==> design/flow/design.v <==
module sync_fifo (
    input  wire        clk,
    input  wire        reset,
    input  wire        FIFO_WR_EN,
    input  wire        FIFO_RD_EN,
    input  wire [31:0] write_data,
    output reg  [31:0] read_data,
    output wire        FIFO_FULL,
    output wire        FIFO_EMPTY
);
    localparam DEPTH      = 16;
    localparam ADDR_WIDTH = 4;            
    localparam PTR_WIDTH  = ADDR_WIDTH + 1;  
    reg [31:0] mem [0:DEPTH-1];
    reg [PTR_WIDTH-1:0] wr_ptr;    
    reg [PTR_WIDTH-1:0] rd_ptr;
    wire [ADDR_WIDTH-1:0] wr_addr = wr_ptr[ADDR_WIDTH-1:0];
    wire [ADDR_WIDTH-1:0] rd_addr = rd_ptr[ADDR_WIDTH-1:0];
    assign FIFO_EMPTY = (wr_ptr == rd_ptr);
    assign FIFO_FULL =
        (wr_addr == rd_addr) && (wr_ptr[PTR_WIDTH-1] != rd_ptr[PTR_WIDTH-1]);
    always @(posedge clk or posedge reset) begin
        if (reset) begin
            wr_ptr <= 0;
        end else begin
            if (FIFO_WR_EN && !FIFO_FULL) begin
                mem[wr_addr] <= write_data;
                wr_ptr <= wr_ptr + 1;        
            end
        end
    end
    always @(posedge clk or posedge reset) begin
        if (reset) begin
            rd_ptr <= 0;
            read_data <= 0;
        end else begin
            if (FIFO_RD_EN && !FIFO_EMPTY) begin
                read_data <= mem[rd_addr];
                rd_ptr <= rd_ptr + 1;        
            end
        end
    end
endmodule
`timescale 1ns / 1ps
module dma_controller(
    input wire clk,
    input wire reset,
    input wire trigger,
    input wire [4:0] length,
    input wire [31:0] source_address,
    input wire [31:0] destination_add,
    input wire ARREADY,
    input wire [31:0] RDATA,
    input wire RVALID,
    input wire AWREADY,
    input wire WREADY,
    input wire BVALID,
    output reg done,
    output reg [31:0] ARADDR,
    output reg ARVALID,
    output reg RREADY,
    output reg [31:0] AWADDR,
    output reg AWVALID,
    output reg [31:0] WDATA,
    output reg WVALID,
    output reg BREADY
);
    localparam READ_IDLE = 2'b00;
    localparam READ_INIT = 2'b01;
    localparam READ_WAIT = 2'b10;
    localparam READ_DATA = 2'b11;
    localparam WRITE_IDLE = 3'b000;
    localparam WRITE_WAIT = 3'b001;
    localparam WRITE_DATA = 3'b010;
    localparam WRITE_AW_HANDSHAKE = 3'b011;
    localparam WRITE_W_HANDSHAKE = 3'b100;
    localparam WRITE_RESP = 3'b101;
    localparam WRITE_STALL = 3'b110;
    reg [1:0] read_state;
    reg [2:0] write_state;
    reg [4:0] read_count, write_count;
    reg [31:0] current_read_addr, current_write_addr;
    reg [2:0] xfer_words;    
    reg fifo_write_en, fifo_read_en;
    wire fifo_full, fifo_empty;
    wire [31:0] fifo_read_data;
    reg [31:0] fifo_write_data;
    wire read_done, write_done;
    sync_fifo fifo (
        .clk(clk),
        .reset(reset),
        .FIFO_RD_EN(fifo_read_en),
        .FIFO_WR_EN(fifo_write_en),
        .write_data(fifo_write_data),
        .read_data(fifo_read_data),
        .FIFO_FULL(fifo_full),
        .FIFO_EMPTY(fifo_empty)
    );
    assign read_done = (read_count == xfer_words) && !(xfer_words == 0);
    assign write_done = (write_count == xfer_words) && !(xfer_words == 0);
    always @(posedge clk or posedge reset) begin
        if (reset) begin
            done <= 0;
        end
        else if (read_state == READ_IDLE && trigger) begin
            done <= 0;
        end
        else begin
            done <= read_done && write_done;
        end
    end    
    always @(posedge clk or posedge reset) begin
        if (reset) begin
            read_state <= READ_IDLE;
            read_count <= 0;
            xfer_words <= 0;
            ARADDR <= 0;
            ARVALID <= 0;
            RREADY <= 1;
            fifo_write_en <= 0;
        end else begin
            case (read_state)
                READ_IDLE: begin
                    ARADDR <= 0;
                    ARVALID <= 0;
                    if (trigger) begin
                        read_count <= 0;
                        xfer_words <= length[4:2];
                        current_read_addr <= source_address;
                        read_state <= READ_INIT;
                    end    
                end
                READ_INIT: begin
                    fifo_write_en <= 0;
                    if (read_count == xfer_words) begin    
                        read_state <= READ_IDLE;
                    end
                    else if (!fifo_full) begin
                        ARADDR <= current_read_addr;
                        ARVALID <= 1;
                        read_state <= READ_WAIT;
                    end
                end
                READ_WAIT: begin
                    if (ARREADY && ARVALID) begin
                        ARVALID <= 0;
                        read_state <= READ_DATA;
                    end
                end
                READ_DATA: begin
                    if (RVALID && RREADY) begin
                        fifo_write_en <= 1;
                        fifo_write_data <= RDATA;
                        read_count <= read_count + 1;
                        current_read_addr <= current_read_addr + 4;                 
                        read_state <= READ_INIT;
                    end    
                end                      
                default: read_state <= READ_IDLE;
            endcase
        end
    end
    always @(posedge clk or posedge reset) begin
        if (reset) begin
            write_state <= WRITE_IDLE;
            write_count <= 0;
            AWADDR <= 32'b0;            
            WDATA <= 32'b0;            
            AWVALID <= 0;
            WVALID <= 0;
            BREADY <= 1;
            fifo_read_en <= 0;
        end 
        else begin
            case (write_state)
                WRITE_IDLE: begin
                    AWADDR <= 32'b0;
                    WDATA <= 32'b0;
                    AWVALID <= 0;
                    WVALID <= 0;
                    if(!fifo_empty) begin
                        write_count <= 0;
                        current_write_addr <= destination_add;
                        fifo_read_en <= 1;
                        write_state <= WRITE_WAIT;
                    end
                    else if (trigger && read_state == READ_IDLE) begin
                        write_count <= 0;
                    end
                end
                WRITE_WAIT: begin
                    fifo_read_en <= 0;
                    if (write_count == xfer_words) begin   
                        write_state <= WRITE_IDLE;
                    end    
                    else begin
                        write_state <= WRITE_DATA;
                    end
                end
                WRITE_DATA: begin
                        AWADDR <= current_write_addr;
                        AWVALID <= 1;
                        WDATA <= fifo_read_data;
                        WVALID <= 1;
                        write_state <= WRITE_AW_HANDSHAKE;
                end
                WRITE_AW_HANDSHAKE: begin
                    if(AWVALID && AWREADY) begin
                        AWVALID <= 0;
                        write_state <= WRITE_W_HANDSHAKE;
                    end
                end
                WRITE_W_HANDSHAKE: begin
                    if(WVALID && WREADY) begin
                        WVALID <= 0;
                        write_state <= WRITE_RESP;
                    end
                end
                WRITE_RESP: begin
                    if(BVALID && BREADY) begin
                        write_count <= write_count + 1;
                        current_write_addr <= current_write_addr + 4;
                        if (!fifo_empty) begin
                            fifo_read_en <= 1;
                            write_state <= WRITE_WAIT;
                        end
                        else begin
                            write_state <= WRITE_STALL;
                        end
                    end
                end
                WRITE_STALL: begin
                    if (write_count == xfer_words) begin
                        write_state <= WRITE_IDLE;
                    end
                    else if (!fifo_empty) begin
                        fifo_read_en <= 1;
                        write_state <= WRITE_WAIT;
                    end
                end
                default: write_state <= WRITE_WAIT;
            endcase 
        end
    end
endmodule  
==> design/flow/run.sh <==
#!/bin/bash
# the make line also repeats each setting of config.mk as NAME=value (left out here)
make -C /OpenROAD-flow-scripts/flow DESIGN_CONFIG=/design/flow/config.mk WORK_HOME=/design/flow/orfs CLKGATE_MAP_FILE= finish
==> design/flow/config.mk <==
export PLATFORM = sky130hd
export DESIGN_NAME = dma_controller
export DESIGN_NICKNAME = dma_controller
export VERILOG_FILES = /design/flow/design.v
export SDC_FILE = /design/flow/constraint.sdc
export NUM_CORES = 4
export LEC_CHECK = 0
export CAP_MARGIN = 10
export CORE_MARGIN = 2
export CORE_UTILIZATION = 70
export CTS_CLUSTER_SIZE = 36
export SETUP_SLACK_MARGIN = 0.4
export SLEW_MARGIN = 20
==> design/flow/constraint.sdc <==
create_clock -name core_clock -period 1.61 [get_ports {clk}]
set_input_delay 0.3220 -clock core_clock [delete_from_list [all_inputs] [get_ports {clk}]]
set_output_delay 0.3220 -clock core_clock [all_outputs]
set_load 0.01 [all_outputs]
==> run summary, run 1 <==
run metrics: simple-gate share of the synthesized area=9.17%, most popular library cell in the synthesized design by count=edfxtp_1, Longest Clk Path Bufs=3, post-synth top area cell=edfxtp_1, horizontal die dimension=215 um, last stage reached=global routing (5_1_grt), Clock Tree Root=clkbuf_16, Chip Area, Yosys=31200 um2, Chip Area=46200 um2, number of standard-cell rows in the floorplan=77, RePlAce Congestion=0.879, HPWL reported at the end of detailed placement=55100 um, Clock Sinks=776, ys flops=776, number of buffers inserted for hold repair after clock tree synthesis=0, Synth mux share=2.12%, synthesized instance count=2245, total CTS buffers=74, biggest combinational cell group after synthesis=AND-OR/OR-AND gates, Top area cell types=edfxtp_1, dfrtp_1, nand2_1, share of synthesized registers carrying an async set or reset=21.6%, area fraction in compound gates=11.7%, sequential fraction of the synthesis area=72.1%, number of unique standard cell types used by synthesis=73, Post-Synthesis Cell Area=31200 um2, number of enable flip-flop cells=608, placeable core region=44100 um2, mean instance size in the synthesized netlist=13.9 um2, Inst Count DP=3192, number of levels the H-tree was split into=3, cell area after placement=36700 um2, post-synthesis xor/xnor area fraction=2.19%, yosys cell count=2245, die boundary height=215 um, top-level port count=211, run status=aborted with a tool error, Largest type area fraction=58.6%, count of input and output buffers=206, Most common reg cell=edfxtp_1, synthesized-area fraction occupied by adder cells=0.482%, ranking of synthesized cells by instance count=edfxtp_1, nand2_1, dfrtp_1, tally of yosys warning messages=3, Initial Utilization=70.6%
what timing repair did:
action                     4_1_cts
gates resized                  104
setup buffers                   23
gates cloned                    14
setup endpoints to repair      991
pin swaps                       23
metrics by stage:
stage | total power (uW) | setup WS, ns
after floorplan | 35700 | -2.54
after global placement | 45100 | -0.710
after detailed placement | 46000 | -0.826
after CTS | 66100 | -0.598
==> inputs of run 2 (changes only) <==
- CAP_MARGIN: 10 -> 20
- CELL_PAD_IN_SITES_GLOBAL_PLACEMENT: default -> 2
- CORE_MARGIN: 2 -> 10
- CORE_UTILIZATION: 70 -> 24
- CTS_CLUSTER_DIAMETER: default -> 245
- CTS_CLUSTER_SIZE: 36 -> default
- GPL_ROUTABILITY_DRIVEN: default -> 0
- MAX_ROUTING_LAYER: default -> met4
- MIN_ROUTING_LAYER: default -> met2
- PLACE_DENSITY_LB_ADDON: default -> 0.12
- SETUP_SLACK_MARGIN: 0.4 -> default
- SLEW_MARGIN: 20 -> 35
- TNS_END_PERCENT: default -> 60
- clock period: 1.61 -> 3.52 ns (I/O delays scaled with it)
==> run 2 against run 1 <==
Compared with the run above: now clean on timing, DRC and antenna; die area went up to 3.1 times the previous value; synthesized area stayed put; synthesized cell count stayed put.
==> run summary, run 2 <==
fresh numbers from the pnr run: post-synth top area cell=edfxtp_1, clk pwr=9990 uW, post-synthesis xor/xnor area fraction=2.19% (unchanged), HPWL reported at the end of detailed placement=64500 um (+17%), reg-to-reg critical path startpoint=fifo.rd_ptr[3], Most common reg cell=edfxtp_1, number of buffers inserted for hold repair after clock tree synthesis=0 (unchanged), setup fix buffers added after clock tree synthesis=0 (-100%), R2R cell count=6, number of unique standard cell types used by synthesis=73 (unchanged), Routed WL=107000 um, number of enable flip-flop cells=608 (unchanged), CP max FO=10, synthesized instance count=2245 (unchanged), footprint of the flip-flops and latches=22500 um2, switching pwr=10500 uW, biggest power consumer among the groups=registers, worst hold-check path type=register to register, Post-Synthesis Cell Area=31200 um2 (unchanged), tally of yosys warning messages=3 (unchanged), cts repair resizes=0 (-100%), Switching Share=34.2%, Routed WL per cell=24.8 um, most popular library cell in the synthesized design by count=edfxtp_1, clk latency late pin=0.68 ns, R2R Setup Slk=0.52 ns, Initial Utilization=24.1% (-47 points), horizontal die dimension=380 um (+77%), total negative slack=0 ns, number of standard-cell rows in the floorplan=132 (+71%), total CTS buffers=93 (+26%), critical path type=register to register, CP Depth=6, arrival time of data at the critical path endpoint=3.36 ns, Final period util=85.3%, Setup-failing EPs final=0, maximum ir drop on the vdd rail=363 uV, clock skew after layout=0.0257 ns, actual transition at the worst max-transition pin=0.869 ns, combinational power=9210 uW, number of nets with antenna violations after routing=0, area fraction in compound gates=11.7% (unchanged), cell-by-cell listing of the critical path=xnor2_1, and4_1, a21boi_2, nand2_1, nor2_4, buf_4, maximum number of pins on one net before global-route repair=67, number of filler cells placed in the layout=12900, initial antenna violation count=1, Clock power frac=32.6%, worst path required time=3.88 ns, Worst-path clk slew=0.06 ns, Reg power frac=37.4%, biggest combinational cell group after synthesis=AND-OR/OR-AND gates, power density relative to cell area=785 nW/um2, Max Clock Freq=333 MHz, share of synthesized registers carrying an async set or reset=21.6% (unchanged), Inst Count DP=4138 (+30%), cell-internal power=20200 uW, GRT Max-Usage Layer=met3, ranking of synthesized cells by instance count=edfxtp_1, nand2_1, dfrtp_1, critical register-to-register path endpoint=fifo.mem[5][12], Cells on Worst Hold Path=2, power share of the combinational group=30.0%, final count of pins violating max slew=0, run status=finished clean, Clock Tree Root=clkbuf_16, Chip Area=145000 um2 (+210%), Longest Clk Path Bufs=3 (unchanged), dpl ws=0.409 ns (+1.23 ns), first-pass GRT wire length=155000 um, ys flops=776 (unchanged), number of global-route vias before repair=30800, number of standard cells in the layout, taps in and fillers out=4325, sequential fraction of the synthesis area=72.1% (unchanged), total power=30700 uW, Critical path destination=fifo.mem[5][12], top-level port count=211 (unchanged), total track usage=22.7%, endpoint of the worst hold-timing path=ARADDR[1], final core occ=30.2%, Final Critical Period=3.00 ns, P_seq=11500 uW, Synth mux share=2.12% (unchanged), DR pass1 iterations=9, Chip Area, Yosys=31200 um2 (unchanged), area of combinational cells with multiple inputs=8200 um2, Critical Path Start=fifo.rd_ptr[3], via density per instance=6.13, delay of the slowest critical-path stage=0.58 ns, number of max-capacitance violations reported=0, Layout area overhead=25.5%, static leakage=0.0131 uW, mean instance size in the synthesized netlist=13.9 um2 (unchanged), via count=26500, count of input and output buffers=206 (unchanged), met1 Track Usage GR=0%, die boundary height=380 um (+77%), global route total overflow=0, met3 GRT Util=32.9%, tally of OpenROAD warnings=35, placeable core region=129000 um2 (+190%), simple-gate share of the synthesized area=9.17% (unchanged), nature of the critical path startpoint=register, Post-route DRC=0, synthesized-area fraction occupied by adder cells=0.482% (unchanged), Largest type area fraction=58.6% (unchanged), gate family responsible for the most delay along the worst path=simple AND/OR/NAND/NOR gates, number of levels the H-tree was split into=3 (unchanged), Setup crit end kind=register, initial detailed-routing violation count=3191, number of buffer and inverter instances along the worst setup path=1, RSZ-0062 raised after global routing=false, yosys cell count=2245 (unchanged), Top area cell types=edfxtp_1, dfrtp_1, nand2_1, slew margin rel.=42.1%, Clock Sinks=776 (unchanged), TritonCTS clock tree=built, met2 track utilization from global routing=24.2%, hold path start=current_read_addr[1], final number of hold-violating endpoints=0, master of the slowest instance on the critical path=dfrtp_4, Post-layout nets=2612, crit path setup slack, layout=0.517 ns
## run 2: per-stage QoR
step,instance area (um2),hold slack [ns]
2_1_floorplan,31200,0.430
3_5_place_dp,36000,0.447
5_1_grt,39100,0.490
3_3_place_gp,36000,0.442
6_report,39100,0.452
4_1_cts,39100,0.458
## run 2: routing by layer
layer,vias to the layer above,part of all wire [%]
li1,9017,-
met1,9244,0
met2,7914,49
met3,344,47
met4,0,3.5
met5,-,0
## run 2: layout make-up
cell class / instances / area share [%]
clock inverters: 57 / 1.45
multi-input cells: 1299 / 21.0
well taps: 1742 / 5.57
inverters: 24 / 0.240
diodes: 13 / 0.0832
repair buffers: 297 / 7.69
clock buffers: 117 / 6.52
flip-flops and latches: 776 / 57.5
==> inputs of run 3 (changes only) <==
- CELL_PAD_IN_SITES_GLOBAL_PLACEMENT: 2 -> 0
- CORE_ASPECT_RATIO: default -> 1.78
- CORE_MARGIN: 10 -> 8
- CORE_UTILIZATION: 24 -> 28
- CTS_CLUSTER_DIAMETER: 245 -> default
- PLACE_DENSITY_LB_ADDON: 0.12 -> 0.25
- SLEW_MARGIN: 35 -> 25
- TNS_END_PERCENT: 60 -> 100
- clock period: 3.52 -> 1.69 ns (I/O delays scaled with it)
==> run 3 against run 2 <==
Compared with the run above: now fails the layout checks on setup timing; sequential cell count stayed put; first-iteration DRC count increased by 97%; utilization rose by 8.0 points; clock power grew 62%; critical path type unchanged; critical endpoint is now fifo.read_data[5].
==> run summary, run 3 <==
fresh numbers from the pnr run: RSZ-0062 raised after global routing=true, count of input and output buffers=206 (unchanged), HPWL reported at the end of detailed placement=69600 um (+7.9%), Critical Path Start=fifo.rd_ptr[0], global route total overflow=0 (unchanged), Post-layout nets=2891 (+11%), Setup crit end kind=register, number of nets with antenna violations after routing=0 (unchanged), Most common reg cell=edfxtp_1, synthesized instance count=2245 (unchanged), clock skew after layout=0.0188 ns (-0.00695 ns), total track usage=26.3% (+3.5 points), met3 GRT Util=30.9% (-2.0 points), via count=29100 (+9.7%), gate family responsible for the most delay along the worst path=AND-OR/OR-AND gates, nature of the critical path startpoint=register, horizontal die dimension=266 um (-30%), actual transition at the worst max-transition pin=0.713 ns (-0.156 ns), most popular library cell in the synthesized design by count=edfxtp_1, ranking of synthesized cells by instance count=edfxtp_1, nand2_1, dfrtp_1, endpoint of the worst hold-timing path=fifo_write_data[15], final number of hold-violating endpoints=0 (unchanged), Final Critical Period=2.27 ns (-0.736 ns), clk latency late pin=0.66 ns (-0.02 ns), CP max FO=7 (-3), simple-gate share of the synthesized area=9.17% (unchanged), mean instance size in the synthesized netlist=13.9 um2 (unchanged), Reg power frac=36.2% (-1.2 points), Final period util=134% (+49 points), Longest Clk Path Bufs=3 (unchanged), maximum ir drop on the vdd rail=705 uV (+94%), post-synthesis xor/xnor area fraction=2.19% (unchanged), switching pwr=22700 uW (+120%), clk pwr=16200 uW (+62%), placeable core region=111000 um2 (-14%), total CTS buffers=71 (-24%), number of levels the H-tree was split into=3 (unchanged), cell-by-cell listing of the critical path=buf_6, ha_4, buf_6, clkbuf_16, a222oi_1, a2bb2oi_2, a21oi_2, o32ai_2, o21ai_1, combinational power=25700 uW (+180%), synthesized-area fraction occupied by adder cells=0.482% (unchanged), master of the slowest instance on the critical path=dfrtp_2, critical register-to-register path endpoint=fifo.read_data[5], Setup-failing EPs final=773 (+773), Non-Filler Cell Area, Final=42400 um2 (+8.4%), Clock Sinks=776 (unchanged), maximum number of pins on one net before global-route repair=93 (+39%), Max Clock Freq=441 MHz (+32%), Initial Utilization=28.1% (+4.0 points), worst path required time=2.23 ns (-1.65 ns), library cell appearing most often on the critical path=buf_6, cell-internal power=42900 uW (+110%), number of max-capacitance violations reported=0 (unchanged), GRT Max-Usage Layer=met2, met2 track utilization from global routing=33.1% (+8.9 points), final count of pins violating max slew=0 (unchanged), Clock power frac=24.7% (-7.9 points), first-pass GRT wire length=153000 um (-1.3%), arrival time of data at the critical path endpoint=2.81 ns (-0.55 ns), number of unique standard cell types used by synthesis=73 (unchanged), number of enable flip-flop cells=608 (unchanged), Routed WL=110000 um (+2.8%), DR pass1 iterations=13 (+4), Routed WL per cell=25.5 um (+2.7%), R2R cell count=9 (+3), Critical path destination=fifo.read_data[5], die boundary height=461 um (+21%), dpl ws=-0.658 ns (-1.07 ns), tally of OpenROAD warnings=41 (+17%), Top area cell types=edfxtp_1, dfrtp_1, nand2_1, crit path setup slack, layout=-0.577 ns (-1.09 ns), number of buffer and inverter instances along the worst setup path=3 (+2), initial detailed-routing violation count=6293 (+97%), met1 Track Usage GR=0% (unchanged), Switching Share=34.6% (+0.33 points), checks that blocked a clean result=setup timing, yosys cell count=2245 (unchanged), hold path start=RDATA[15], number of buffers inserted for hold repair after clock tree synthesis=0 (unchanged), share of synthesized registers carrying an async set or reset=21.6% (unchanged), Chip Area, Yosys=31200 um2 (unchanged), power density relative to cell area=1550 nW/um2 (+97%), Worst-path clk slew=0.07 ns (about the same), Post-route DRC=0 (unchanged), TritonCTS clock tree=built, initial antenna violation count=1 (unchanged), Cells on Worst Hold Path=1 (-1), R2R Setup Slk=-0.58 ns (-1.09 ns), Clock Tree Root=clkbuf_16, cell area after placement=38000 um2 (+5.7%), critical path type=register to register, final core occ=38.3% (+8.0 points), power share of the combinational group=39.1% (+9.1 points), post-synth top area cell=edfxtp_1, run status=complete, but fails checks, via density per instance=6.72 (+9.7%), Chip Area=123000 um2 (-15%), reg-to-reg critical path startpoint=fifo.rd_ptr[0], sequential fraction of the synthesis area=72.1% (unchanged), number of standard-cell rows in the floorplan=163 (+23%), slew margin rel.=52.5% (+10 points), CP Depth=9 (+3), worst hold-check path type=input pin to register, biggest power consumer among the groups=combinational cells, biggest combinational cell group after synthesis=AND-OR/OR-AND gates, total power=65600 uW (+110%), Synth mux share=2.12% (unchanged), tally of yosys warning messages=3 (unchanged), top-level port count=211 (unchanged), area fraction in compound gates=11.7% (unchanged), P_seq=23700 uW (+110%), static leakage=0.0149 uW (+13%), Largest type area fraction=58.6% (unchanged), Layout area overhead=36.0%, Post-Synthesis Cell Area=31200 um2 (unchanged), number of global-route vias before repair=31800 (+3.0%), ys flops=776 (unchanged), delay of the slowest critical-path stage=0.43 ns (-0.15 ns)
run 3: cell type report:
cell class | instances | area (um2)
Antenna cell | 14 | 35.0
Fill cell | 10400 | 68400
Inverter | 24 | 104
Clock inverter | 38 | 256
Clock buffer | 94 | 2000
Multi-Input combinational cell | 1299 | 9020
Timing Repair Buffer | 598 | 6640
Tap cell | 1485 | 1860
Sequential cell | 776 | 22500
run 3: layer usage:
metal / part of all wire (%) / routed length [um] / vias up
met1: 0 / 0 / 9769
met5: 0 / 0 / -
met3: 38 / 41900 / 1015
met2: 52 / 58000 / 8767
li1: - / - / 9552
met4: 9.5 / 10500 / 0
run 3: timing repair:
| action | 4_1_cts | 5_1_grt |
|---|---|---|
| setup buffers | 17 | 26 |
| pin swaps | 59 | 56 |
| endpoints found under the setup margin | 756 | 795 |
| cloned | 7 | 16 |
| gates resized | 129 | 105 |
run 3: stage by stage:
stage	std cells	hold WS, ns	TNS, ns
5_1_grt	4319	0.207	-334.98
4_1_cts	4272	0.192	-267.64
3_3_place_gp	4118	0.438	-295.14
3_5_place_dp	4118	0.455	-316.32
6_report	4328	0.233	-291.55
2_1_floorplan	2246	0.430	-847.13
==> inputs of run 4 (changes only) <==
- CAP_MARGIN: 20 -> 40
- CELL_PAD_IN_SITES_GLOBAL_PLACEMENT: 0 -> default
- CORE_ASPECT_RATIO: 1.78 -> default
- CORE_MARGIN: 8 -> 2
- CORE_UTILIZATION: 28 -> 72
- CTS_CLUSTER_SIZE: default -> 15
- GPL_ROUTABILITY_DRIVEN: 0 -> default
- HOLD_SLACK_MARGIN: default -> -0.1
- MAX_ROUTING_LAYER: met4 -> default
- MIN_ROUTING_LAYER: met2 -> default
- PLACE_DENSITY_LB_ADDON: 0.25 -> default
- SLEW_MARGIN: 25 -> 20
- TNS_END_PERCENT: 100 -> default
- clock period: 1.69 -> 2.25 ns (I/O delays scaled with it)
==> run 4 against run 3 <==
Compared with the run above: largest power group is now registers; combinational power decreased by 36%; non-clock buffer count down 216; synthesized area did not move; clock-buffer cell count rose by 7; synthesized cell count unchanged; still fails the layout checks on setup timing; global-route usage increased by 12 points; cell area decreased by 9.7%; register-to-register slack better by 0.40 ns; utilization rose by 51 points.
==> run summary, run 4 <==
fresh numbers from the pnr run: number of unique standard cell types used by synthesis=73 (unchanged), number of buffer and inverter instances along the worst setup path=3 (unchanged), Reg power frac=38.1% (+1.9 points), reg-to-reg critical path startpoint=fifo.rd_ptr[1], switching pwr=16200 uW (-29%), Setup crit end kind=register, number of max-capacitance violations reported=0 (unchanged), Most common reg cell=edfxtp_1, Post-Synthesis Cell Area=31200 um2 (unchanged), Cells on Worst Hold Path=1 (unchanged), Routed WL per cell=28.9 um (+13%), final number of hold-violating endpoints=0 (unchanged), Chip Area=45000 um2 (-63%), tally of yosys warning messages=3 (unchanged), via density per instance=7.08 (+5.3%), RePlAce Congestion=0.853, CP max FO=12 (+5), Antenna Diode Count=0 (-14), CP Depth=9 (unchanged), biggest power consumer among the groups=registers, Layout area overhead=22.8%, total negative slack=-4.41 ns (+287.14 ns), total track usage=38.5% (+12 points), number of filler cells placed in the layout=1725 (-83%), worst path required time=2.73 ns (+0.50 ns), gate family responsible for the most delay along the worst path=AND-OR/OR-AND gates, R2R cell count=9 (unchanged), Clock power frac=26.5% (+1.8 points), Non-Filler Cell Area, Final=38300 um2 (-9.7%), count of input and output buffers=206 (unchanged), footprint of the flip-flops and latches=22500 um2 (about the same), combinational power=16500 uW (-36%), cell area after placement=35300 um2 (-7.2%), Post-route DRC=0 (unchanged), Setup-failing EPs final=141 (-82%), number of standard-cell rows in the floorplan=76 (-53%), initial detailed-routing violation count=3874 (-38%), smallest hold slack=0.381 ns (+0.148 ns), clock skew after layout=0.0376 ns (+0.0188 ns), final count of pins violating max slew=0 (unchanged), Routed WL=92600 um (-16%), sequential fraction of the synthesis area=72.1% (unchanged), Switching Share=34.6% (about the same), share of synthesized registers carrying an async set or reset=21.6% (unchanged), Final period util=108% (-26 points), yosys cell count=2245 (unchanged), HPWL reported at the end of detailed placement=50200 um (-28%), P_seq=17800 uW (-25%), hold path start=RDATA[22], tally of OpenROAD warnings=40 (-2.4%), simple-gate share of the synthesized area=9.17% (unchanged), total CTS buffers=74 (+4.2%), critical path type=register to register, power density relative to cell area=1220 nW/um2 (-21%), number of buffers inserted for hold repair after clock tree synthesis=0 (unchanged), number of enable flip-flop cells=608 (unchanged), ranking of synthesized cells by instance count=edfxtp_1, nand2_1, dfrtp_1, area fraction in compound gates=11.7% (unchanged), endpoint of the worst hold-timing path=fifo_write_data[22], critical register-to-register path endpoint=fifo.read_data[12], number of levels the H-tree was split into=3 (unchanged), post-synth top area cell=edfxtp_1, global route total overflow=0 (unchanged), Initial Utilization=72.7% (+45 points), cell-by-cell listing of the critical path=inv_2, buf_12, ha_4, buf_12, a222oi_1, a2bb2oi_1, a21oi_1, o32ai_2, o21ai_1, maximum number of pins on one net before global-route repair=85 (-8.6%), worst hold-check path type=input pin to register, Chip Area, Yosys=31200 um2 (unchanged), via count=22700 (-22%), total power=46800 uW (-29%), area of combinational cells with multiple inputs=8540 um2 (-5.3%), RSZ-0062 raised after global routing=true, most popular library cell in the synthesized design by count=edfxtp_1, Clock Sinks=776 (unchanged), DR pass1 iterations=6 (-7), delay of the slowest critical-path stage=0.47 ns (+0.04 ns), library cell appearing most often on the critical path=buf_12, number of global-route vias before repair=21600 (-32%), number of nets with antenna violations after routing=0 (unchanged), Largest type area fraction=58.6% (unchanged), crit path setup slack, layout=-0.174 ns (+0.403 ns), slew margin rel.=53.3% (+0.80 points), biggest combinational cell group after synthesis=AND-OR/OR-AND gates, synthesized-area fraction occupied by adder cells=0.482% (unchanged), placeable core region=42900 um2 (-61%), actual transition at the worst max-transition pin=0.701 ns (-0.0119 ns), Critical Path Start=fifo.rd_ptr[1], maximum ir drop on the vdd rail=1350 uV (+91%), arrival time of data at the critical path endpoint=2.90 ns (+0.09 ns), die boundary height=212 um (-54%), power share of the combinational group=35.3% (-3.8 points), ys flops=776 (unchanged), cell-internal power=30600 uW (-29%), TritonCTS clock tree=built, top-level port count=211 (unchanged), Synth mux share=2.12% (unchanged), clk pwr=12400 uW (-23%), Critical path destination=fifo.read_data[12], final core occ=89.2% (+51 points), synthesized instance count=2245 (unchanged), Worst-path clk slew=0.07 ns (about the same), master of the slowest instance on the critical path=a222oi_1, Clock Tree Root=clkbuf_16, Post-layout nets=2678 (-7.4%), nature of the critical path startpoint=register, post-synthesis xor/xnor area fraction=2.19% (unchanged), run status=complete, but fails checks, Top area cell types=edfxtp_1, dfrtp_1, nand2_1, checks that blocked a clean result=setup timing, initial antenna violation count=0 (-1), Longest Clk Path Bufs=3 (unchanged), clk latency late pin=0.64 ns (-0.02 ns), horizontal die dimension=212 um (-20%), R2R Setup Slk=-0.17 ns (+0.40 ns), Final Critical Period=2.42 ns (+0.157 ns), Max Clock Freq=412 MHz (-6.5%), mean instance size in the synthesized netlist=13.9 um2 (unchanged), static leakage=0.0134 uW (-9.6%), first-pass GRT wire length=127000 um (-17%)
## run 4: layout make-up
| cell class | count | area share [%] |
|---|---|---|
| Sequential cell | 776 | 58.7 |
| Multi-Input combinational cell | 1299 | 22.3 |
| Timing Repair Buffer | 382 | 10.6 |
| Clock buffer | 101 | 5.48 |
| Tap cell | 585 | 1.91 |
| Clock inverter | 34 | 0.703 |
| Inverter | 24 | 0.245 |
## run 4: metal layers
| layer | GRT usage (%) | up-vias | share of wire, % |
|---|---|---|---|
| li1 | - | 9168 | - |
| met1 | 52.3 | 10900 | 34 |
| met2 | 60.5 | 2134 | 47 |
| met4 | 17.2 | 0 | 5.2 |
| met5 | 0 | - | 0 |
| met3 | 8.98 | 421 | 14 |
## run 4: per-stage QoR
step / worst slack, ns / cells
after floorplan: -2.03 / 2246
after global placement: -0.128 / 3044
after detailed placement: -0.216 / 3044
after CTS: -0.0325 / 3183
after global routing: -0.185 / 3201
final: -0.174 / 3201
## run 4: repair_timing
| action | in CTS | in global routing |
|---|---|---|
| cloned | 0 | 3 |
| setup endpoints to repair | 228 | 36 |
| gates resized | 16 | 64 |
| buffers inserted | 4 | 16 |
| pin swaps | 4 | 31 |
| hold endpoints to repair | 0 | 0 |
==> inputs of run 5 (changes only) <==
- CAP_MARGIN: 40 -> 15
- CORE_MARGIN: 2 -> 4
- CORE_UTILIZATION: 72 -> 65
- CTS_CLUSTER_SIZE: 15 -> default
- GPL_ROUTABILITY_DRIVEN: default -> 0
- GPL_TIMING_DRIVEN: default -> 0
- HOLD_SLACK_MARGIN: -0.1 -> -0.09
- MAX_ROUTING_LAYER: default -> met5
- SETUP_SLACK_MARGIN: default -> 1.21
- clock period: 2.25 -> 4.28 ns (I/O delays scaled with it)
==> run 5 against run 4 <==
Compared with the run above: now clean on timing, DRC and antenna; synthesized cell count unchanged; first-iteration DRC count down 4.1%; die area up 15%; non-clock buffer count up 24; combinational power down about 50%; clock-buffer cell count up 5; register-to-register slack better by 1.2 ns; critical endpoint is now fifo.read_data[18]; utilization down 9.0 points; cell area down 1.5%; sequential power down 48%; sequential cell count unchanged; wire length up 5.0%.
==> run summary, run 5 <==
fresh numbers from the pnr run: Max Clock Freq=303 MHz (-26%), horizontal die dimension=227 um (+7.0%), via count=22400 (-1.4%), number of levels the H-tree was split into=3 (unchanged), total track usage=37.1% (-1.4 points), ranking of synthesized cells by instance count=edfxtp_1, nand2_1, dfrtp_1, cell-internal power=15300 uW (-50%), DR pass1 iterations=7 (+1), Post-Synthesis Cell Area=31200 um2 (unchanged), total negative slack=0 ns (+4.41 ns), tally of yosys warning messages=3 (unchanged), Cells on Worst Hold Path=2 (+1), count of input and output buffers=206 (unchanged), hold path start=current_read_addr[0], slew margin rel.=29.4% (-24 points), power share of the combinational group=34.6% (-0.7 points), CP max FO=10 (-2), Clock Tree Root=clkbuf_16, Worst-path clk slew=0.06 ns (about the same), Chip Area, Yosys=31200 um2 (unchanged), CP Depth=8 (-1), Antenna Diode Count=0 (unchanged), biggest power consumer among the groups=registers, final count of pins violating max slew=0 (unchanged), Setup crit end kind=register, combinational power=8300 uW (-50%), final number of hold-violating endpoints=0 (unchanged), critical path type=register to register, HPWL reported at the end of detailed placement=64300 um (+28%), clk latency late pin=0.63 ns (about the same), Routed WL=97200 um (+5.0%), Longest Clk Path Bufs=3 (unchanged), critical register-to-register path endpoint=fifo.read_data[18], via density per instance=6.89 (-2.7%), reg-to-reg critical path startpoint=fifo.rd_ptr[1], nature of the critical path startpoint=register, clk pwr=6440 uW (-48%), Layout area overhead=21.0%, Reg power frac=38.6% (+0.5 points), number of enable flip-flop cells=608 (unchanged), simple-gate share of the synthesized area=9.17% (unchanged), Synth mux share=2.12% (unchanged), maximum number of pins on one net before global-route repair=35 (-59%), Chip Area=51500 um2 (+15%), synthesized-area fraction occupied by adder cells=0.482% (unchanged), Clock power frac=26.8% (+0.3 points), arrival time of data at the critical path endpoint=3.75 ns (+0.85 ns), Routed WL per cell=29.9 um (+3.5%), endpoint of the worst hold-timing path=ARADDR[0], post-synth top area cell=edfxtp_1, worst hold-check path type=register to register, mean instance size in the synthesized netlist=13.9 um2 (unchanged), Critical path destination=fifo.read_data[18], Inst Count DP=3090 (+1.5%), Switching Share=36.2% (+1.7 points), cell-by-cell listing of the critical path=inv_1, ha_1, clkbuf_2, nand2b_1, o22ai_1, a221o_1, nor4_1, o31ai_1, Non-Filler Cell Area, Final=37700 um2 (-1.5%), number of nets with antenna violations after routing=0 (unchanged), power density relative to cell area=637 nW/um2 (-48%), sequential fraction of the synthesis area=72.1% (unchanged), share of synthesized registers carrying an async set or reset=21.6% (unchanged), delay of the slowest critical-path stage=0.62 ns (+0.15 ns), top-level port count=211 (unchanged), initial antenna violation count=3 (+3), number of standard cells in the layout, taps in and fillers out=3246 (+1.4%), Setup-failing EPs final=0 (-100%), number of max-capacitance violations reported=0 (unchanged), number of unique standard cell types used by synthesis=73 (unchanged), number of global-route vias before repair=21500 (-0.26%), Final period util=77.0% (-31 points), Post-route DRC=0 (unchanged), first-pass GRT wire length=139000 um (+9.2%), Post-layout nets=2705 (+1.0%), Final Critical Period=3.30 ns (+0.872 ns), total CTS buffers=76 (+2.7%), smallest hold slack=0.472 ns (+0.0906 ns), R2R cell count=8 (-1), Critical Path Start=fifo.rd_ptr[1], ys flops=776 (unchanged), Largest type area fraction=58.6% (unchanged), number of buffer and inverter instances along the worst setup path=2 (-1), synthesized instance count=2245 (unchanged), biggest combinational cell group after synthesis=AND-OR/OR-AND gates, P_seq=9280 uW (-48%), initial detailed-routing violation count=3716 (-4.1%), clock skew after layout=0.0373 ns (-0.000276 ns), worst path required time=4.74 ns (+2.01 ns), die boundary height=227 um (+7.0%), Top area cell types=edfxtp_1, dfrtp_1, nand2_1, cell area after placement=34900 um2 (-1.2%), run status=finished clean, number of buffers inserted for hold repair after clock tree synthesis=0 (unchanged), Clock Sinks=776 (unchanged), static leakage=0.0131 uW (-2.4%), number of standard-cell rows in the floorplan=79 (+3.9%), master of the slowest instance on the critical path=nor4_1, RSZ-0062 raised after global routing=true, most popular library cell in the synthesized design by count=edfxtp_1, Most common reg cell=edfxtp_1, Initial Utilization=66.4% (-6.3 points), area fraction in compound gates=11.7% (unchanged), yosys cell count=2245 (unchanged), TritonCTS clock tree=built, switching pwr=8710 uW (-46%), placeable core region=47000 um2 (+9.5%), global route total overflow=0 (unchanged), maximum ir drop on the vdd rail=439 uV (-67%), R2R Setup Slk=0.98 ns (+1.16 ns), post-synthesis xor/xnor area fraction=2.19% (unchanged), gate family responsible for the most delay along the worst path=simple AND/OR/NAND/NOR gates, tally of OpenROAD warnings=39 (-2.5%), actual transition at the worst max-transition pin=1.05 ns (+0.350 ns)
## run 5: layout make-up
type                            count  area [um2]
Buffer                            147         684
Timing Repair Buffer              259        3060
Sequential cell                   776       22500
Fill cell                        2632        9260
Clock inverter                     27         268
Clock buffer                      106        2090
Timing Repair inverter              1        5.00
Tap cell                          607         759
Inverter                           24        93.8
Multi-Input combinational cell   1299        8270
## run 5: metrics by stage
stage	setup WS [ns]	utilization, %	power [uW]
final	0.984	80.3	24000
after floorplan	-0.403	-	13200
after CTS	1.10	79.7	23400
after detailed placement	0.173	74.2	16900
after global placement	-3.15	72.5	16700
after global routing	1.10	80.3	24600
## run 5: repair_timing
action | in CTS | in global routing
resized | 49 | 50
buffers inserted | 8 | 14
endpoints found under the hold margin | 0 | 0
setup endpoints to repair | 255 | 174
gates cloned | 1 | 0
pin swaps | 8 | 8
## run 5: routing by layer
metal / global-route usage, % / up-vias / wire (um)
met3: 11.2 / 420 / 13500
met5: 0 / - / 13
met1: 50.2 / 10900 / 34200
met4: 18.0 / 2 / 6060
met2: 56.2 / 1823 / 43500
li1: - / 9222 / -
==> inputs of run 6 (changes only) <==
- ABC_AREA: default -> 1
- CAP_MARGIN: 15 -> 20
- CORE_MARGIN: 4 -> 2
- CORE_UTILIZATION: 65 -> 72
- CTS_CLUSTER_DIAMETER: default -> 26
- GPL_ROUTABILITY_DRIVEN: 0 -> default
- GPL_TIMING_DRIVEN: 0 -> default
- HOLD_SLACK_MARGIN: -0.09 -> default
- MAX_ROUTING_LAYER: met5 -> default
- PLACE_DENSITY_LB_ADDON: default -> 0.19
- SETUP_SLACK_MARGIN: 1.21 -> 0.66
- clock period: 4.28 -> 2.69 ns (I/O delays scaled with it)
==> run 6 against run 5 <==
Compared with the run above: the run now fails in global routing (5_1_grt); synthesized cell count is 48% higher; die area shrank 6.8%; synthesized area is 6.9% higher.
==> run summary, run 6 <==
run metrics: simple-gate share of the synthesized area=24.1% (+15 points), synthesized-area fraction occupied by adder cells=0.451% (-0.031 points), top-level port count=211 (unchanged), HPWL reported at the end of detailed placement=57500 um (-10%), post-synth top area cell=edfxtp_1, number of enable flip-flop cells=608 (unchanged), horizontal die dimension=219 um (-3.4%), biggest combinational cell group after synthesis=simple AND/OR/NAND/NOR gates, placeable core region=45600 um2 (-2.9%), Clock Tree Root=clkbuf_16, yosys cell count=3314 (+48%), Inst Count DP=4061 (+31%), last stage reached=global routing (5_1_grt), Most common reg cell=edfxtp_1, Longest Clk Path Bufs=3 (unchanged), post-synthesis xor/xnor area fraction=0.867% (-1.3 points), share of synthesized registers carrying an async set or reset=21.6% (unchanged), Initial Utilization=73.1% (+6.7 points), tally of yosys warning messages=3 (unchanged), Post-Synthesis Cell Area=33300 um2 (+6.9%), Chip Area=48000 um2 (-6.8%), die boundary height=219 um (-3.4%), Synth mux share=0% (-2.1 points), ys flops=776 (unchanged), most popular library cell in the synthesized design by count=nand2_1, number of levels the H-tree was split into=4 (+1), number of standard-cell rows in the floorplan=78 (-1.3%), total track usage=86.2%, Clock Sinks=776 (unchanged), global route total overflow=297, RePlAce Congestion=0.922, sequential fraction of the synthesis area=67.4% (-4.7 points), run status=aborted with a tool error, synthesized instance count=3314 (+48%), number of unique standard cell types used by synthesis=33 (-55%), first logged error message=[ERROR GRT-0232] Routing congestion too high. Check the congestion heatmap in the GUI., Top area cell types=edfxtp_1, dfrtp_1, nand2_1, ranking of synthesized cells by instance count=nand2_1, edfxtp_1, nor2_1, Largest type area fraction=54.8% (-3.8 points), area fraction in compound gates=1.39% (-10 points), total CTS buffers=153 (+100%), Chip Area, Yosys=33300 um2 (+6.9%), count of input and output buffers=206 (unchanged), mean instance size in the synthesized netlist=10.1 um2 (-28%)
[run 6: timing repair]
item,CTS
endpoints found under the setup margin,726
gates resized,338
hold buffers,0
buffers inserted,76
gates cloned,28
pin swaps,51
[run 6: metrics by stage]
step | total power [uW] | instance area [um2] | setup TNS, ns | util, % | setup WS, ns
CTS | 51400 | 44300 | 0 | 97.1 | 0.525
global placement | 26600 | 36700 | 0 | 80.6 | 0.316
floorplan | 22000 | 33400 | -817.48 | - | -1.70
detailed placement | 27200 | 36700 | 0 | 80.6 | 0.252
[run 6: per-layer routing]
metal / GRT usage [%] / overflow
met1: 87.5 / 23
met2: 96.5 / 140
met3: 77.2 / 13
met4: 84.5 / 115
met5: 47.5 / 6
==> inputs of run 7 (changes only) <==
- ABC_AREA: 1 -> default
- CELL_PAD_IN_SITES_DETAIL_PLACEMENT: default -> 1
- CORE_UTILIZATION: 72 -> 40
- CTS_CLUSTER_DIAMETER: 26 -> 46
- GPL_ROUTABILITY_DRIVEN: default -> 0
- PLACE_DENSITY_LB_ADDON: 0.19 -> default
- SETUP_SLACK_MARGIN: 0.66 -> default
- TNS_END_PERCENT: default -> 35
- clock period: 2.69 -> 3.2 ns (I/O delays scaled with it)
==> run 7 against run 6 <==
Compared with the run above: now clean on timing, DRC and antenna; die area up 67%; synthesized area shrank 6.5%; synthesized cell count is 32% lower.
==> run summary, run 7 <==
fresh numbers from the pnr run: synthesized instance count=2245 (-32%), Routed WL per cell=25.7 um, R2R cell count=9, Longest Clk Path Bufs=3 (unchanged), count of input and output buffers=206 (unchanged), total CTS buffers=98 (-36%), biggest power consumer among the groups=registers, Cells on Worst Hold Path=2, Post-layout nets=2604, Switching Share=32.8%, clk latency late pin=0.67 ns, master of the slowest instance on the critical path=dfrtp_1, ranking of synthesized cells by instance count=edfxtp_1, nand2_1, dfrtp_1, simple-gate share of the synthesized area=9.17% (-15 points), final count of pins violating max slew=0, Final period util=86.7%, number of standard-cell rows in the floorplan=102 (+31%), setup fix buffers added after clock tree synthesis=0 (-100%), cell-by-cell listing of the critical path=inv_1, ha_4, or3_1, nand2b_1, buf_12, o211ai_1, a2111oi_0, buf_4, o21ai_1, Setup-failing EPs final=0, clk pwr=11400 uW, CP max FO=22, Reg power frac=37.8%, power share of the combinational group=28.2%, tally of yosys warning messages=3 (unchanged), final core occ=49.7%, most popular library cell in the synthesized design by count=edfxtp_1, Routed WL=92700 um, combinational power=9390 uW, static leakage=0.0132 uW, Critical Path Start=fifo.rd_ptr[1], TritonCTS clock tree=built, horizontal die dimension=283 um (+29%), DR pass1 iterations=6, arrival time of data at the critical path endpoint=3.31 ns, number of global-route vias before repair=22100, HPWL reported at the end of detailed placement=54900 um (-4.5%), via count=20900, Most common reg cell=edfxtp_1, Layout area overhead=23.4%, Clock Tree Root=clkbuf_16, cts repair resizes=0 (-100%), share of synthesized registers carrying an async set or reset=21.6% (unchanged), synthesized-area fraction occupied by adder cells=0.482% (+0.031 points), first-pass GRT wire length=140000 um, ys flops=776 (unchanged), number of nets with antenna violations after routing=0, top-level port count=211 (unchanged), maximum number of pins on one net before global-route repair=108, tally of OpenROAD warnings=37, critical path type=register to register, global route total overflow=0, mean instance size in the synthesized netlist=13.9 um2 (+38%), post-synth top area cell=edfxtp_1, Final Critical Period=2.77 ns, hold path start=fifo.read_data[25], Setup crit end kind=register, number of buffers inserted for hold repair after clock tree synthesis=0 (unchanged), Chip Area, Yosys=31200 um2 (-6.5%), Inst Count DP=3423 (-16%), number of buffer and inverter instances along the worst setup path=3, number of unique standard cell types used by synthesis=73 (+120%), Post-route DRC=0, Max Clock Freq=361 MHz, switching pwr=10900 uW, Largest type area fraction=58.6% (+3.8 points), Clock Sinks=776 (unchanged), gate family responsible for the most delay along the worst path=simple AND/OR/NAND/NOR gates, dpl ws=0.156 ns (-0.0968 ns), actual transition at the worst max-transition pin=0.843 ns, number of levels the H-tree was split into=3 (-1), biggest combinational cell group after synthesis=AND-OR/OR-AND gates, Clock power frac=34.1%, smallest hold slack=0.467 ns, critical register-to-register path endpoint=fifo.read_data[29], placeable core region=77300 um2 (+70%), number of max-capacitance violations reported=0, CP Depth=9, worst hold-check path type=register to register, total track usage=22.8%, delay of the slowest critical-path stage=0.46 ns, Chip Area=80200 um2 (+67%), Worst-path clk slew=0.06 ns, slew margin rel.=43.8%, endpoint of the worst hold-timing path=WDATA[25], RSZ-0062 raised after global routing=false, Synth mux share=2.12% (+2.1 points), yosys cell count=2245 (-32%), area fraction in compound gates=11.7% (+10 points), cell-internal power=22400 uW, power density relative to cell area=867 nW/um2, initial antenna violation count=1, Critical path destination=fifo.read_data[29], clock skew after layout=0.0389 ns, reg-to-reg critical path startpoint=fifo.rd_ptr[1], die boundary height=283 um (+29%), Initial Utilization=40.3% (-33 points), initial detailed-routing violation count=1761, nature of the critical path startpoint=register, total negative slack=0 ns, Top area cell types=edfxtp_1, dfrtp_1, nand2_1, number of standard cells in the layout, taps in and fillers out=3609, maximum ir drop on the vdd rail=576 uV, final number of hold-violating endpoints=0, sequential fraction of the synthesis area=72.1% (+4.7 points), via density per instance=5.80, Post-Synthesis Cell Area=31200 um2 (-6.5%), crit path setup slack, layout=0.427 ns, number of enable flip-flop cells=608 (unchanged), run status=finished clean, P_seq=12600 uW, number of filler cells placed in the layout=7639, R2R Setup Slk=0.43 ns, worst path required time=3.73 ns, post-synthesis xor/xnor area fraction=2.19% (+1.3 points)
==> run 7: stage by stage <==
step                      total power (uW)  cell area (um2)
after floorplan                      17700            31200
after global routing                 34700            38400
after global placement               21700            35000
final                                33300            38400
after detailed placement             22000            35000
after CTS                            33500            38400
==> run 7: per-layer routing <==
layer / vias up / track usage (%) / wire length (um)
met4: 0 / 8.15 / 2890
met2: 837 / 37.1 / 44700
met1: 10900 / 30.7 / 38400
met3: 187 / 4.30 / 6710
met5: - / 0 / 0
li1: 9023 / - / -
==> run 7: area by class of cell <==
type / instances / area, um2 / share of cell area, %
sequential: 776 / 22500 / 58.5
multi-input combinational: 1299 / 8190 / 21.3
timing repair buffer: 284 / 2970 / 7.73
clock buffer: 119 / 2630 / 6.83
tap: 1040 / 1300 / 3.38
clock inverter: 66 / 781 / 2.03
inverter: 24 / 93.8 / 0.244
antenna: 1 / 2.50 / 0.00651
==> inputs of run 8 (changes only) <==
- CAP_MARGIN: 20 -> 40
- CELL_PAD_IN_SITES_DETAIL_PLACEMENT: 1 -> default
- CORE_UTILIZATION: 40 -> 72
- CTS_CLUSTER_DIAMETER: 46 -> default
- GPL_ROUTABILITY_DRIVEN: 0 -> default
- TNS_END_PERCENT: 35 -> default
- clock period: 3.2 -> 2.27 ns (I/O delays scaled with it)
==> run 8 against run 7 <==
Compared with the run above: the layout now fails its checks (setup timing); final cell count is 12% lower; non-clock buffer count is 90 higher; register-to-register slack worse by 0.55 ns; critical endpoint is now fifo.read_data[5]; sequential share of layout area is 0.56 points higher; sequential cell count stayed put; largest cell class unchanged; maximum frequency is 16% higher.
==> run summary, run 8 <==
fresh numbers from the pnr run: number of global-route vias before repair=21400 (-3.2%), Routed WL=86600 um (-6.6%), synthesized instance count=2245 (unchanged), hold path start=RDATA[26], Switching Share=33.3% (+0.47 points), final count of pins violating max slew=0 (unchanged), Chip Area=45000 um2 (-44%), mean instance size in the synthesized netlist=13.9 um2 (unchanged), share of synthesized registers carrying an async set or reset=21.6% (unchanged), Routed WL per cell=27.1 um (+5.7%), run status=complete, but fails checks, library cell appearing most often on the critical path=buf_4, number of standard-cell rows in the floorplan=76 (-25%), total CTS buffers=74 (-24%), worst hold-check path type=input pin to register, cell-internal power=30100 uW (+34%), Post-route DRC=0 (unchanged), Cells on Worst Hold Path=1 (-1), horizontal die dimension=212 um (-25%), Layout area overhead=22.2%, Clock Sinks=776 (unchanged), master of the slowest instance on the critical path=o32ai_2, number of max-capacitance violations reported=0 (unchanged), CP Depth=9 (unchanged), worst path required time=2.76 ns (-0.97 ns), combinational power=15400 uW (+64%), die boundary height=212 um (-25%), dpl ws=-0.199 ns (-0.355 ns), top-level port count=211 (unchanged), yosys cell count=2245 (unchanged), static leakage=0.0133 uW (+1.1%), ys flops=776 (unchanged), simple-gate share of the synthesized area=9.17% (unchanged), area fraction in compound gates=11.7% (unchanged), total negative slack=-0.434 ns (-0.434 ns), Chip Area, Yosys=31200 um2 (unchanged), Most common reg cell=edfxtp_1, biggest combinational cell group after synthesis=AND-OR/OR-AND gates, RSZ-0062 raised after global routing=true, number of enable flip-flop cells=608 (unchanged), Largest type area fraction=58.6% (unchanged), met3 GRT Util=9.47% (+5.2 points), reg-to-reg critical path startpoint=fifo.rd_ptr[0], critical register-to-register path endpoint=fifo.read_data[5], via count=21800 (+4.1%), endpoint of the worst hold-timing path=fifo_write_data[26], number of levels the H-tree was split into=3 (unchanged), initial antenna violation count=1 (unchanged), HPWL reported at the end of detailed placement=50900 um (-7.4%), initial detailed-routing violation count=3238 (+84%), number of buffers inserted for hold repair after clock tree synthesis=0 (unchanged), crit path setup slack, layout=-0.121 ns (-0.548 ns), delay of the slowest critical-path stage=0.43 ns (-0.03 ns), Critical path destination=fifo.read_data[5], met2 track utilization from global routing=59.9% (+23 points), RePlAce Congestion=0.842, number of buffer and inverter instances along the worst setup path=3 (unchanged), Post-layout nets=2670 (+2.5%), Setup crit end kind=register, Antenna Diode Count=0 (-1), post-synth top area cell=edfxtp_1, switching pwr=15000 uW (+37%), power density relative to cell area=1180 nW/um2 (+36%), Setup-failing EPs final=7 (+7), TritonCTS clock tree=built, R2R Setup Slk=-0.12 ns (-0.55 ns), sequential fraction of the synthesis area=72.1% (unchanged), number of unique standard cell types used by synthesis=73 (unchanged), GRT Max-Usage Layer=met2, tally of OpenROAD warnings=40 (+8.1%), Longest Clk Path Bufs=3 (unchanged), power share of the combinational group=34.1% (+5.9 points), actual transition at the worst max-transition pin=0.765 ns (-0.0779 ns), Worst-path clk slew=0.06 ns (about the same), global route total overflow=0 (unchanged), P_seq=17600 uW (+40%), nature of the critical path startpoint=register, most popular library cell in the synthesized design by count=edfxtp_1, Top area cell types=edfxtp_1, dfrtp_1, nand2_1, final number of hold-violating endpoints=0 (unchanged), tally of yosys warning messages=3 (unchanged), via density per instance=6.83 (+18%), number of nets with antenna violations after routing=0 (unchanged), R2R cell count=9 (unchanged), clk pwr=12100 uW (+6%), met1 Track Usage GR=52.3% (+22 points), checks that blocked a clean result=setup timing, clock skew after layout=0.0273 ns (-0.0116 ns), total track usage=38.5% (+16 points), Initial Utilization=72.7% (+32 points), Reg power frac=39.1% (+1.3 points), Clock Tree Root=clkbuf_16, synthesized-area fraction occupied by adder cells=0.482% (unchanged), Post-Synthesis Cell Area=31200 um2 (unchanged), ranking of synthesized cells by instance count=edfxtp_1, nand2_1, dfrtp_1, total power=45100 uW (+35%), clk latency late pin=0.64 ns (-0.03 ns), DR pass1 iterations=9 (+3), cell-by-cell listing of the critical path=buf_4, ha_4, buf_12, buf_4, a22oi_1, nor2_1, a211o_1, o32ai_2, o21ai_1, critical path type=register to register, number of filler cells placed in the layout=1753 (-77%), Final period util=105% (+19 points), Critical Path Start=fifo.rd_ptr[0], maximum ir drop on the vdd rail=1260 uV (+120%), arrival time of data at the critical path endpoint=2.88 ns (-0.43 ns), Synth mux share=2.12% (unchanged), smallest hold slack=0.377 ns (-0.0895 ns), count of input and output buffers=206 (unchanged), biggest power consumer among the groups=registers, CP max FO=23 (+4.5%), post-synthesis xor/xnor area fraction=2.19% (unchanged), Max Clock Freq=418 MHz (+16%), slew margin rel.=48.9% (+5.1 points), placeable core region=42900 um2 (-45%), maximum number of pins on one net before global-route repair=106 (-1.9%), gate family responsible for the most delay along the worst path=AND-OR/OR-AND gates, first-pass GRT wire length=128000 um (-8.7%), Final Critical Period=2.39 ns (-0.382 ns), Clock power frac=26.8% (-7.3 points)
run 8: layout make-up:
| type | count | area, um2 | area share, % |
|---|---|---|---|
| Sequential cell | 776 | 22500 | 59.0 |
| Multi-Input combinational cell | 1299 | 8450 | 22.2 |
| Timing Repair Buffer | 374 | 3990 | 10.5 |
| Clock buffer | 107 | 2060 | 5.40 |
| Tap cell | 585 | 732 | 1.92 |
| Clock inverter | 26 | 277 | 0.726 |
| Inverter | 24 | 93.8 | 0.246 |
run 8: stage by stage:
step | area (um2) | util (%) | cells
after floorplan | 31300 | - | 2246
after global placement | 35400 | 82.4 | 3050
after detailed placement | 35400 | 82.5 | 3051
after CTS | 37800 | 88.2 | 3184
after global routing | 38100 | 88.8 | 3191
final | 38100 | 88.8 | 3191
run 8: repair_timing:
item                                    CTS  global route
endpoints found under the setup margin   13           262
pin swaps                                 6            17
setup buffers                             0             6
resized                                  24            34
run 8: per-layer routing:
metal  routed length (um)  vias to the layer above
li1                     -                     9157
met1                30800                    10600
met2                41000                     1762
met3                11000                      308
met4                 3860                        2
met5                   18                        -
==> inputs of run 9 (changes only) <==
- CAP_MARGIN: 40 -> 20
- CELL_PAD_IN_SITES_GLOBAL_PLACEMENT: default -> 1
- CORE_UTILIZATION: 72 -> 60
- CTS_CLUSTER_SIZE: default -> 55
- GPL_ROUTABILITY_DRIVEN: default -> 1
- PLACE_DENSITY_LB_ADDON: default -> 0.25
- SLEW_MARGIN: 20 -> 25
- TNS_END_PERCENT: default -> 100
- clock period: 2.27 -> 1.69 ns (I/O delays scaled with it)
==> run 9 against run 8 <==
Compared with the run above: global-route usage fell by 3.6 points; non-clock buffer count up 252; clock skew rose by 0.0085 ns; still fails the layout checks on setup timing; critical path type unchanged; setup slack worse by 0.72 ns; maximum frequency fell by 5.4%; hold slack worse by 0.13 ns; register-to-register slack got worse by 0.72 ns.
==> run summary, run 9 <==
fresh numbers from the pnr run: run status=complete, but fails checks, checks that blocked a clean result=setup timing, Switching Share=35.2% (+1.9 points), Clock Tree Root=clkbuf_16, biggest power consumer among the groups=combinational cells, initial antenna violation count=4 (+3), placeable core region=51300 um2 (+20%), maximum ir drop on the vdd rail=1030 uV (-18%), number of global-route vias before repair=22600 (+5.6%), Post-layout nets=2927 (+9.6%), Top area cell types=edfxtp_1, dfrtp_1, nand2_1, number of levels the H-tree was split into=3 (unchanged), Cells on Worst Hold Path=1 (unchanged), area of combinational cells with multiple inputs=9280 um2 (+9.8%), Final period util=150% (+44 points), Max Clock Freq=396 MHz (-5.4%), critical path type=register to register, gate family responsible for the most delay along the worst path=AND-OR/OR-AND gates, Setup-failing EPs final=743 (+736), combinational power=27500 uW (+79%), Clock power frac=25.9% (-0.9 points), synthesized instance count=2245 (unchanged), Longest Clk Path Bufs=3 (unchanged), most popular library cell in the synthesized design by count=edfxtp_1, power density relative to cell area=1620 nW/um2 (+37%), number of unique standard cell types used by synthesis=73 (unchanged), DR pass1 iterations=7 (-2), ranking of synthesized cells by instance count=edfxtp_1, nand2_1, dfrtp_1, Final Critical Period=2.53 ns (+0.137 ns), number of max-capacitance violations reported=0 (unchanged), Post-route DRC=0 (unchanged), nature of the critical path startpoint=register, post-synthesis xor/xnor area fraction=2.19% (unchanged), synthesized-area fraction occupied by adder cells=0.482% (unchanged), R2R Setup Slk=-0.84 ns (-0.72 ns), clk latency late pin=0.66 ns (+0.02 ns), P_seq=23900 uW (+36%), Initial Utilization=60.7% (-12 points), crit path setup slack, layout=-0.838 ns (-0.717 ns), Layout area overhead=37.4%, Clock Sinks=776 (unchanged), initial detailed-routing violation count=4005 (+24%), CP max FO=16 (-30%), arrival time of data at the critical path endpoint=3.08 ns (+0.20 ns), critical register-to-register path endpoint=fifo.read_data[27], top-level port count=211 (unchanged), horizontal die dimension=232 um (+9.4%), maximum number of pins on one net before global-route repair=106 (unchanged), Most common reg cell=edfxtp_1, worst path required time=2.25 ns (-0.51 ns), hold path start=RDATA[29], RSZ-0062 raised after global routing=true, share of synthesized registers carrying an async set or reset=21.6% (unchanged), Largest type area fraction=58.6% (unchanged), R2R cell count=9 (unchanged), via density per instance=6.96 (+1.9%), biggest combinational cell group after synthesis=AND-OR/OR-AND gates, Setup crit end kind=register, Chip Area=53800 um2 (+20%), clk pwr=17900 uW (+48%), endpoint of the worst hold-timing path=fifo_write_data[29], final core occ=83.5% (-5.3 points), sequential fraction of the synthesis area=72.1% (unchanged), area fraction in compound gates=11.7% (unchanged), cell-by-cell listing of the critical path=inv_2, ha_4, buf_12, nor2b_1, buf_4, a32oi_1, o211ai_1, nor3_1, o31ai_1, via count=24700 (+13%), yosys cell count=2245 (unchanged), smallest hold slack=0.248 ns (-0.129 ns), Critical Path Start=fifo.rd_ptr[0], cell-internal power=45000 uW (+50%), tally of yosys warning messages=3 (unchanged), number of buffer and inverter instances along the worst setup path=3 (unchanged), number of filler cells placed in the layout=2331 (+33%), RePlAce Congestion=0.903 (+7.2%), HPWL reported at the end of detailed placement=53400 um (+5.0%), post-synth top area cell=edfxtp_1, Worst-path clk slew=0.08 ns (+0.02 ns), CP Depth=9 (unchanged), clock skew after layout=0.0358 ns (+0.00853 ns), final count of pins violating max slew=0 (unchanged), number of nets with antenna violations after routing=0 (unchanged), total negative slack=-330.43 ns (-329.99 ns), Critical path destination=fifo.read_data[27], global route total overflow=0 (unchanged), Routed WL per cell=31.8 um (+17%), total CTS buffers=78 (+5.4%), final number of hold-violating endpoints=0 (unchanged), static leakage=0.0154 uW (+15%), mean instance size in the synthesized netlist=13.9 um2 (unchanged), tally of OpenROAD warnings=40 (unchanged), Post-Synthesis Cell Area=31200 um2 (unchanged), master of the slowest instance on the critical path=dfrtp_2, power share of the combinational group=39.6% (+5.5 points), number of standard-cell rows in the floorplan=83 (+9.2%), footprint of the flip-flops and latches=22500 um2 (about the same), Chip Area, Yosys=31200 um2 (unchanged), switching pwr=24400 uW (+63%), worst hold-check path type=input pin to register, ys flops=776 (unchanged), number of buffers inserted for hold repair after clock tree synthesis=0 (unchanged), slew margin rel.=33.3% (-16 points), actual transition at the worst max-transition pin=1.00 ns (+0.236 ns), reg-to-reg critical path startpoint=fifo.rd_ptr[0], simple-gate share of the synthesized area=9.17% (unchanged), Reg power frac=34.5% (-4.6 points), total track usage=34.9% (-3.6 points), die boundary height=232 um (+9.4%), delay of the slowest critical-path stage=0.45 ns (+0.02 ns), TritonCTS clock tree=built, Routed WL=113000 um (+30%), number of enable flip-flop cells=608 (unchanged), count of input and output buffers=206 (unchanged), total power=69400 uW (+54%), Synth mux share=2.12% (unchanged), first-pass GRT wire length=139000 um (+9.1%)
## run 9: cell type report
type	instances	area share, %
diodes	3	0.0175
repair buffers	626	17.5
multi-input cells	1300	21.7
flip-flops and latches	776	52.5
clock buffers	110	5.32
well taps	680	1.99
clock inverters	33	0.725
inverters	24	0.231
## run 9: routing by layer
| metal | up-vias | routed length, um | global-route usage [%] |
|---|---|---|---|
| li1 | 9706 | - | - |
| met1 | 11900 | 37800 | 47.1 |
| met2 | 2377 | 50000 | 54.2 |
| met3 | 685 | 16300 | 8.45 |
| met4 | 4 | 8810 | 16.2 |
| met5 | - | 23 | 0 |
## run 9: repair_timing
item	in CTS	in global routing
buffers inserted	49	41
cloned	17	49
gates resized	144	175
endpoints found under the setup margin	744	832
endpoints found under the hold margin	0	0
pin swaps	56	98
## run 9: metrics by stage
step                setup WS [ns]  std cells  area [um2]
finish                     -0.838       3552       42800
detailed placement         -0.739       3266       36700
global route               -0.794       3549       42800
floorplan                   -2.47       2246       31500
global placement           -0.647       3266       36700
CTS                        -0.526       3474       40800
==> inputs of run 10 (changes only) <==
- CELL_PAD_IN_SITES_GLOBAL_PLACEMENT: 1 -> 0
- CORE_UTILIZATION: 60 -> 72
- PLACE_DENSITY: default -> 0.35
- PLACE_DENSITY_LB_ADDON: 0.25 -> default
- clock period: 1.69 -> 1.61 ns (I/O delays scaled with it)
==> run 10 against run 9 <==
Compared with the run above: die area down 16%; synthesized cell count did not move; synthesized area stayed put; the flow now stops in global routing (5_1_grt).
==> run summary, run 10 <==
run metrics: post-synthesis xor/xnor area fraction=2.19% (unchanged), yosys cell count=2245 (unchanged), sequential fraction of the synthesis area=72.1% (unchanged), HPWL reported at the end of detailed placement=54500 um (+1.9%), Synth mux share=2.12% (unchanged), synthesized-area fraction occupied by adder cells=0.482% (unchanged), count of input and output buffers=206 (unchanged), Inst Count DP=3171 (-2.9%), total CTS buffers=74 (-5.1%), total track usage=97.2%, last stage reached=global routing (5_1_grt), Initial Utilization=72.7% (+12 points), Most common reg cell=edfxtp_1, Largest type area fraction=58.6% (unchanged), biggest combinational cell group after synthesis=AND-OR/OR-AND gates, Chip Area=45000 um2 (-16%), tally of yosys warning messages=3 (unchanged), synthesized instance count=2245 (unchanged), placeable core region=42900 um2 (-16%), post-synth top area cell=edfxtp_1, number of levels the H-tree was split into=3 (unchanged), Clock Sinks=776 (unchanged), run status=aborted with a tool error, simple-gate share of the synthesized area=9.17% (unchanged), ys flops=776 (unchanged), first logged error message=[ERROR GRT-0232] Routing congestion too high. Check the congestion heatmap in the GUI., Top area cell types=edfxtp_1, dfrtp_1, nand2_1, number of enable flip-flop cells=608 (unchanged), Chip Area, Yosys=31200 um2 (unchanged), horizontal die dimension=212 um (-8.6%), ranking of synthesized cells by instance count=edfxtp_1, nand2_1, dfrtp_1, RePlAce Congestion=0.914 (+1.2%), mean instance size in the synthesized netlist=13.9 um2 (unchanged), Longest Clk Path Bufs=3 (unchanged), number of standard-cell rows in the floorplan=76 (-8.4%), dpl ws=-0.829 ns (-0.0897 ns), area fraction in compound gates=11.7% (unchanged), top-level port count=211 (unchanged), Post-Synthesis Cell Area=31200 um2 (unchanged), share of synthesized registers carrying an async set or reset=21.6% (unchanged), die boundary height=212 um (-8.6%), global route total overflow=1531, Clock Tree Root=clkbuf_16, most popular library cell in the synthesized design by count=edfxtp_1, number of unique standard cell types used by synthesis=73 (unchanged)
-- run 10: routing by layer --
metal | track usage [%] | GRT overflow
met1 | 93.2 | 67
met2 | 107 | 753
met3 | 88.3 | 103
met4 | 108 | 592
met5 | 63.8 | 16
-- run 10: per-stage QoR --
step | power [uW] | area (um2) | TNS [ns]
4_1_cts | 65100 | 39500 | -315.43
3_5_place_dp | 45900 | 36500 | -354.13
3_3_place_gp | 44900 | 36500 | -316.57
2_1_floorplan | 35700 | 31500 | -908.54
-- run 10: timing repair --
action,4_1_cts
resized,101
gates cloned,3
pin swaps,28
setup buffers,15
hold buffers,0
setup endpoints to repair,797
No activity file was given, so power comes from the tool's default toggle rates.
